== job 1353 ==
## v_tile
module v_tile #(
    parameter width = 16,  
    parameter num_inputs = 4,  
    parameter num_regs = 16,  
    parameter total_inputs = num_inputs + num_inputs  
) (
    input wire clk,
    input wire reset,
    input wire on_off,  
    input wire write_en1,  
    output wire write_rdy1,
    input wire [num_inputs*width-1:0] w_data_in1,  
    output wire write_ack1,
    input wire write_en2,  
    output wire write_rdy2,
    input wire [num_inputs*width-1:0] w_data_in2,  
    output wire write_ack2,
    input wire write_en3,  
    output wire write_rdy3,
    input wire [width-1:0] w_data_in3,
    output wire write_ack3,
    output wire [num_inputs*width-1:0] adder_outputs,  
    output wire [3:0] dest_info,
    output wire adder_ack
);
    wire [total_inputs*width-1:0] adder_inputs;
    wire on_off_vector_fu;
    wire [15:0] config_in;
    mem #(
        .width(width),
        .num_regs(num_regs),
  ...
export LEC_CHECK = 0
export CAP_MARGIN = 20
export CELL_PAD_IN_SITES_DETAIL_PLACEMENT = 0
export CORE_MARGIN = 2
export CORE_UTILIZATION = 65
export CTS_CLUSTER_DIAMETER = 29
export CTS_CLUSTER_SIZE = 46
export HOLD_SLACK_MARGIN = -0.09
export MAX_ROUTING_LAYER = met5
export PLACE_DENSITY_LB_ADDON = 0.25
export SETUP_SLACK_MARGIN = 1.31
export SLEW_MARGIN = 40
export TNS_END_PERCENT = 45
create_clock -name core_clock -period 4.74 [get_ports {clk}]
run.sh (not shown) runs the stock make flow with config.mk's settings and CLKGATE_MAP_FILE=.
Status: job 1353 FAILED at global routing (tool error)
--- input diff job 1353..job 3286 ---
# job 1353
export LEC_CHECK = 0
export CAP_MARGIN = 20
export CELL_PAD_IN_SITES_DETAIL_PLACEMENT = 0
export CORE_MARGIN = 2
export CORE_UTILIZATION = 65
export CTS_CLUSTER_DIAMETER = 29
export CTS_CLUSTER_SIZE = 46
export HOLD_SLACK_MARGIN = -0.09
export MAX_ROUTING_LAYER = met5
export PLACE_DENSITY_LB_ADDON = 0.25
export SETUP_SLACK_MARGIN = 1.31
export SLEW_MARGIN = 40
export TNS_END_PERCENT = 45
create_clock -name core_clock -period 4.74 [get_ports {clk}]
# job 3286
export LEC_CHECK = 0
export CAP_MARGIN = 20
export CORE_MARGIN = 2
export CORE_UTILIZATION = 64
export SLEW_MARGIN = 20
create_clock -name core_clock -period 6.63 [get_ports {clk}]
--- outcome ---
Job 3286 finished every stage and its layout cleared the timing, DRC and antenna checks. Diff job 1353 -> job 3286 | vertical die dimension | up slightly. Per the comparison of job 3286 with job 1353, detailed placer's ending HPWL dropped 9.0%; yosys synthesis chip area barely changed. Diff job 1353 -> job 3286 | weighted congestion at the end of routability-driven global placement | down by a few percent. In job 3286 relative to job 1353, total instance count after detailed placement had gone down by a few percent. Summary — buffers inserted during post-CTS setup optimization, job 3286 relative to job 1353: lower, by 20. Cell row count, job 3286 vs job 1353: up by a few percent. Job 1353 → job 3286: area fraction in and, or, nand and nor cells after synthesis was more or less identical; starting density of the core went down by 1.8 points; placeable core area went up by about 2.8%; die size went up by about 1.5%.
The following lists how job 3192 was set up differently from job 3286:
# job 3286
export LEC_CHECK = 0
export CAP_MARGIN = 20
export CORE_MARGIN = 2
export CORE_UTILIZATION = 64
export SLEW_MARGIN = 20
create_clock -name core_clock -period 6.63 [get_ports {clk}]
# job 3192
export LEC_CHECK = 0
export CAP_MARGIN = 20
export CORE_MARGIN = 2
export CORE_UTILIZATION = 58
export SETUP_SLACK_MARGIN = -0.22
export SLEW_MARGIN = 20
create_clock -name core_clock -period 2.97 [get_ports {clk}]
Status job 3192: flow complete, layout not clean - negative setup slack. Between job 3286 and job 3192, clock network power share decreased. Job 3192: final critical-path share of the clock period 34 points above job 3286. On job 3192: net switching fraction of the power is 1.9 points higher than what job 3286 gave.
Changes in job 6849 relative to job 3192:
# job 3192
export LEC_CHECK = 0
export CAP_MARGIN = 20
export CORE_MARGIN = 2
export CORE_UTILIZATION = 58
export SETUP_SLACK_MARGIN = -0.22
export SLEW_MARGIN = 20
create_clock -name core_clock -period 2.97 [get_ports {clk}]
# job 6849
export LEC_CHECK = 0
export CAP_MARGIN = 20
export CORE_MARGIN = 2
export CORE_UTILIZATION = 65
export CTS_CLUSTER_DIAMETER = 117
export MAX_ROUTING_LAYER = met4
export SETUP_SLACK_MARGIN = 0.44
export SLEW_MARGIN = 20
create_clock -name core_clock -period 4.5 [get_ports {clk}]
[summary]
Job 6849 vs job 3192: die area down by more than 10%. Job 6849 has completed all stages; timing, DRC and antenna checks passed. Delta (job 6849 minus job 3192): utilization now sits higher; final non-filler cell total now sits lower; final area now sits lower; met1 layer usage reported by global route now sits higher; internal power consumption now sits lower. Measured against each other, job 6849 and job 3192 differ in total wirelength of the detailed-routed design, the lower figure coming from job 6849. The run showing the greater worst setup slack is job 6849.

========
Setup of v50:
Starting RTL as in the previous note.
make LEC_CHECK=0 ABC_AREA=1 CAP_MARGIN=20 CORE_ASPECT_RATIO=1.11 CORE_MARGIN=4 CORE_UTILIZATION=40 CTS_CLUSTER_DIAMETER=103 GPL_ROUTABILITY_DRIVEN=0 MAX_ROUTING_LAYER=met4 MIN_ROUTING_LAYER=met2 SETUP_SLACK_MARGIN=0.88 SLEW_MARGIN=20 TNS_END_PERCENT=45 finish   # period 4.5 ns
Here is what was changed in the inputs of v39 compared with v50.
==> flow/config.mk <==
export PLATFORM = sky130hd
export DESIGN_NAME = v_tile
export DESIGN_NICKNAME = v_tile
export VERILOG_FILES = /design/flow/design.v
export SDC_FILE = /design/flow/constraint.sdc
export NUM_CORES = 4
export LEC_CHECK = 0
export CAP_MARGIN = 20
export CORE_MARGIN = 2
export CORE_UTILIZATION = 58
export MAX_ROUTING_LAYER = met4
export SLEW_MARGIN = 20
export TNS_END_PERCENT = 55
==> flow/constraint.sdc <==
create_clock -name core_clock -period 2.42 [get_ports {clk}]
set_input_delay 0.4840 -clock core_clock [delete_from_list [all_inputs] [get_ports {clk}]]
set_output_delay 0.4840 -clock core_clock [all_outputs]
set_load 0.01 [all_outputs]
==> results <==
- Against v50, core footprint in v39 came out better.
- v39 did not finish; the tool stopped in 5_1_grt with error GRT-0232.
- v50 → v39: number of buffers inserted by hold repair at cts ~0 delta, synthesized netlist net count down 17%, die footprint dropped 36%.
- v39 against v50: synthesized area decreased about 3.2%, placed cell count decreased 261, area fraction in full adders, half adders and majority gates +0.26 points.
The following lists how v58 was set up differently from v39:
diff --git a/flow/config.mk b/flow/config.mk
--- a/flow/config.mk
+++ b/flow/config.mk
@@ -7,7 +7,9 @@
 export LEC_CHECK = 0
+export ABC_AREA = 1
 export CAP_MARGIN = 20
 export CORE_MARGIN = 2
-export CORE_UTILIZATION = 58
-export MAX_ROUTING_LAYER = met4
+export CORE_UTILIZATION = 72
+export CTS_CLUSTER_DIAMETER = 376
+export CTS_CLUSTER_SIZE = 95
 export SLEW_MARGIN = 20
-export TNS_END_PERCENT = 55
+export TNS_END_PERCENT = 10
==> flow/constraint.sdc <==
create_clock -name core_clock -period 2.71 [get_ports {clk}]
set_input_delay 0.5420 -clock core_clock [delete_from_list [all_inputs] [get_ports {clk}]]
set_output_delay 0.5420 -clock core_clock [all_outputs]
set_load 0.01 [all_outputs]
### Flow results
Die boundary height in v58 vs v39: down 8.5%. Not one of v39 and v58 finished clean. v39 did not finish: a tool error stopped it during 5_1_grt. v58 failed in 4_1_cts with DPL-0033. Summary of v58 over v39: portion of netlist area occupied by mux cells moved down, chip area estimate from yosys synthesis increased about 3.3%, HPWL reported at the end of detailed placement picked up an extra 34%, number of nets in the synthesized netlist higher.

========
Setup of raven:
Starting RTL as in the previous note.
clock: 7.45 ns
lec_check: 0
cap_margin: 0
cell_pad_in_sites_detail_placement: 0
cell_pad_in_sites_global_placement: 3
core_margin: 7
core_utilization: 65
cts_cluster_diameter: 213
cts_cluster_size: 90
gpl_routability_driven: 0
max_routing_layer: met4
place_density_lb_addon: 0.23
setup_slack_margin: 1.71
slew_margin: 40
tns_end_percent: 45
raven: it failed with a tool error in global placement without I/O, so there are no final results.
## Diff of input files: onyx against raven
Settings: CTS_CLUSTER_SIZE: 90 -> unset; CELL_PAD_IN_SITES_GLOBAL_PLACEMENT: 3 -> unset; CAP_MARGIN: 0 -> 20; CELL_PAD_IN_SITES_DETAIL_PLACEMENT: 0 -> unset; TNS_END_PERCENT: 45 -> unset; CTS_CLUSTER_DIAMETER: 213 -> unset; CORE_UTILIZATION: 65 -> 15; SETUP_SLACK_MARGIN: 1.71 -> unset; MAX_ROUTING_LAYER: met4 -> unset; PLACE_DENSITY_LB_ADDON: 0.23 -> unset; CORE_MARGIN: 7 -> 2; GPL_ROUTABILITY_DRIVEN: 0 -> unset; SLEW_MARGIN: 40 -> 20; the clock period (ns, I/O delays scaled along): 7.45 -> 4.35.
==> results <==
- onyx reached the final stage; the timing, DRC and antenna checks on its layout passed.
- Die boundary width: onyx > raven
- There was hardly any difference in number of synthesized flops with an enable pin between onyx and raven.
- Post-synthesis mux area share: raven vs onyx identical
- Diff raven..onyx | post-synthesis area per instance | unchanged
- Comparing raven and onyx, the lower die footprint is on raven.
- Comparing raven and onyx, the higher number of placement rows was measured on onyx.
### onyx -> ember
Settings: TNS_END_PERCENT: unset -> 55; CORE_UTILIZATION: 15 -> 53; the clock period (ns, I/O delays scaled along): 4.35 -> 2.44.
### Flow results
Compared with onyx, in ember fraction of area in registers shrank by 1.9 points, clock network fraction of design power lost 5.6 points.
Die: ember smaller than onyx
Compared with onyx, ember shows a lower transition time at the pin with the least slew margin.
Going from onyx to ember, area growth from synthesis to layout increased by 12 points relative to the old numbers; total length of routed met3 wires saw a decrease; count of endpoints failing setup in the final report higher; worst ir drop on vdd picked up an extra 290 uV.
The run showing the greater post-place setup slack is onyx.
From onyx to ember the numbers moved as follows: average routed wire per standard cell moved up; reported combinational group power moved up.
Although it ran to completion, ember produced a layout that fails the final checks because of setup timing.
Here is what was changed in the inputs of amber compared with ember.
Settings: TNS_END_PERCENT: 55 -> 50; CORE_UTILIZATION: 53 -> 58; SETUP_SLACK_MARGIN: unset -> 0.88; the clock period (ns, I/O delays scaled along): 2.44 -> 2.97.
Results
- To summarise amber: no stage aborted, but the layout did not pass its checks, failing on setup timing.
- Relative area change from synthesis to final layout in amber is 0.91 points below ember.
- ember -> amber: count of routing violations after the opening detailed-route iteration increased by more than 100%
- The routed wirelength normalized by instance count of amber is higher than that of ember.
- Multi-input combinational cell area: lower on ember
- amber: final instance area is 0.57% lower than what ember reported.
- Re count of plain and timing-repair buffers in the layout: ember and amber aren't equal, and the higher value belongs to ember.
- | total track usage | amber vs ember | 12 points higher |
- Clock buffer count in the final layout in amber is about 14% below ember.
- Between ember and amber, the flow reports detailed-route vias per instance increasing by more than 10%.
The following lists how tundra was set up differently from amber:
Settings: MIN_ROUTING_LAYER now met2, previously not set; CTS_CLUSTER_SIZE now 94, previously not set; SETUP_SLACK_MARGIN no longer set, was 0.88; CORE_UTILIZATION now 30, was 58; TNS_END_PERCENT no longer set, was 50; the clock period (ns, I/O delays scaled along) now 4.5, was 2.97.
Headroom to the max-slew limit: tundra lower than amber. Delta (tundra minus amber): non-filler instance count after layout has increased; critical path depth decreased by 1 relative to the old numbers; worst path buffer plus inverter count lost 2; clock-buffer cell count went up 1; total power consumption of the routed design lower. tundra: hold slack 0.085 ns above amber. Diff tundra and amber: internal power component lower in tundra. On total die area, amber beats tundra. tundra finished every stage and its layout cleared the timing, DRC and antenna checks. Diff amber -> tundra: worst setup slack increased by 1.18 ns relative to the old numbers; core area increased by about 100% relative to the old numbers. Looking at endpoint of the most critical setup path, the adder_fu_inst.adder3.carry_out result is from tundra; the adder_fu_inst.adder2.carry_out one comes from amber.

========
Starting RTL as in the previous note.
Settings: LEC_CHECK=0, ABC_AREA=1, CAP_MARGIN=0, CELL_PAD_IN_SITES_DETAIL_PLACEMENT=0, CORE_MARGIN=7, CORE_UTILIZATION=70, CTS_CLUSTER_SIZE=90, MAX_ROUTING_LAYER=met5, SETUP_SLACK_MARGIN=0.83, SLEW_MARGIN=40, TNS_END_PERCENT=45; clock period 5.92 ns.
Then changed:
Settings changed: ABC_AREA 1 to default, CAP_MARGIN 0 to 20, CELL_PAD_IN_SITES_DETAIL_PLACEMENT 0 to default, CORE_MARGIN 7 to 2, CORE_UTILIZATION 70 to 40, CTS_CLUSTER_SIZE 90 to default, MAX_ROUTING_LAYER met5 to default, SETUP_SLACK_MARGIN 0.83 to default, SLEW_MARGIN 40 to 20, TNS_END_PERCENT 45 to default.
Clock period 5.92 ns to 4.35 ns, I/O delays scaled along.
Result: Utilization drops by 33 points; first-iteration DRC count drops by well over a third; global-route usage drops by 13 points; register-to-register slack degrades by 2.0 ns.
Then changed:
Settings changed: ABC_AREA from default to 1, CORE_UTILIZATION 40 to 59, CTS_CLUSTER_SIZE from default to 95, TNS_END_PERCENT from default to 10.
Clock period 4.35 ns to 2.44 ns, I/O delays scaled along.
Effect: This time the run completed and failed the layout checks on setup timing. Design area rises by 7.0%. Via count rises by 25%. Power rises by 72%. Non-clock buffer count rises by 48.
Then changed:
Settings changed: ABC_AREA 1 to default, CTS_CLUSTER_SIZE 95 to default, SETUP_SLACK_MARGIN from default to 0.51, TNS_END_PERCENT 10 to default.
Clock period 2.44 ns to 2.97 ns, I/O delays scaled along.
Outcome: This time the run died in global routing, error GRT-0232; die area came out lower by 3.1%; area after synthesis decreases by 3.2%; synthesized cell count decreases by 19%.
Then changed:
Settings changed: CORE_UTILIZATION 59 to 40, SETUP_SLACK_MARGIN 0.51 to default.
Clock period 2.97 ns to 4.5 ns, I/O delays scaled along.
Outcome: Now the flow finished with timing, DRC and antenna clean. Die size rose by 46%. Synthesized area stays the same. Synthesized cell count is unchanged.

========
Setup of branch maple:
Starting RTL as in the previous note.
## v_tile
module v_tile #(
    parameter width = 16,  
    parameter num_inputs = 4,  
    parameter num_regs = 16,  
    parameter total_inputs = num_inputs + num_inputs  
) (
    input wire clk,
    input wire reset,
    input wire on_off,  
    input wire write_en1,  
    output wire write_rdy1,
    input wire [num_inputs*width-1:0] w_data_in1,  
    output wire write_ack1,
    input wire write_en2,  
    output wire write_rdy2,
    input wire [num_inputs*width-1:0] w_data_in2,  
    output wire write_ack2,
    input wire write_en3,  
    output wire write_rdy3,
    input wire [width-1:0] w_data_in3,
    output wire write_ack3,
    output wire [num_inputs*width-1:0] adder_outputs,  
    output wire [3:0] dest_info,
    output wire adder_ack
);
clock: 1.88 ns
lec_check: 0
abc_area: 1
cap_margin: 20
core_aspect_ratio: 1.43
core_margin: 2
core_utilization: 72
cts_cluster_diameter: 326
cts_cluster_size: 10
place_density: 0.35
setup_slack_margin: 0.57
slew_margin: 40
branch maple terminated abnormally: detailed placement (3_5_place_dp) reported DPL-0038.
diff inputs: branch maple => branch indigo
==> flow/config.mk <==
export PLATFORM = sky130hd
export DESIGN_NAME = v_tile
export DESIGN_NICKNAME = v_tile
export VERILOG_FILES = /design/flow/design.v
export SDC_FILE = /design/flow/constraint.sdc
export NUM_CORES = 4
export LEC_CHECK = 0
export CAP_MARGIN = 20
export CORE_MARGIN = 2
export CORE_UTILIZATION = 60
export SLEW_MARGIN = 20
export TNS_END_PERCENT = 55
==> flow/constraint.sdc <==
create_clock -name core_clock -period 3.63 [get_ports {clk}]
set_input_delay 0.7260 -clock core_clock [delete_from_list [all_inputs] [get_ports {clk}]]
set_output_delay 0.7260 -clock core_clock [all_outputs]
set_load 0.01 [all_outputs]
==> results <==
And-or/or-and share of the synthesized area of branch maple is on par with branch indigo. Relative to branch maple, total nets after synthesis decreased by about 17% in branch indigo. Max synthesized cell count across branch maple and branch indigo: branch maple. Re height of the die: branch indigo is about 10% down on branch maple. In the flow results for branch maple and branch indigo, the die size is smaller on branch maple. Of branch maple and branch indigo, the higher total standard cell area after synthesis belongs to branch maple. branch indigo against branch maple: yosys stat chip area dropped 380 µm², area of the core region climbed about 15%. In branch indigo the implementation completed, yet the final layout does not meet the checks, the culprit being negative setup slack. Measured against branch indigo, the total cells reported by yosys after synthesis of branch maple comes out at 1.2 times the reference value. Of branch maple and branch indigo, the run reporting the higher multiplexer area fraction after synthesis was branch indigo. The site row count in branch indigo sits 6 below the value recorded for branch maple.
No activity file was given, so power comes from the tool's default toggle rates.
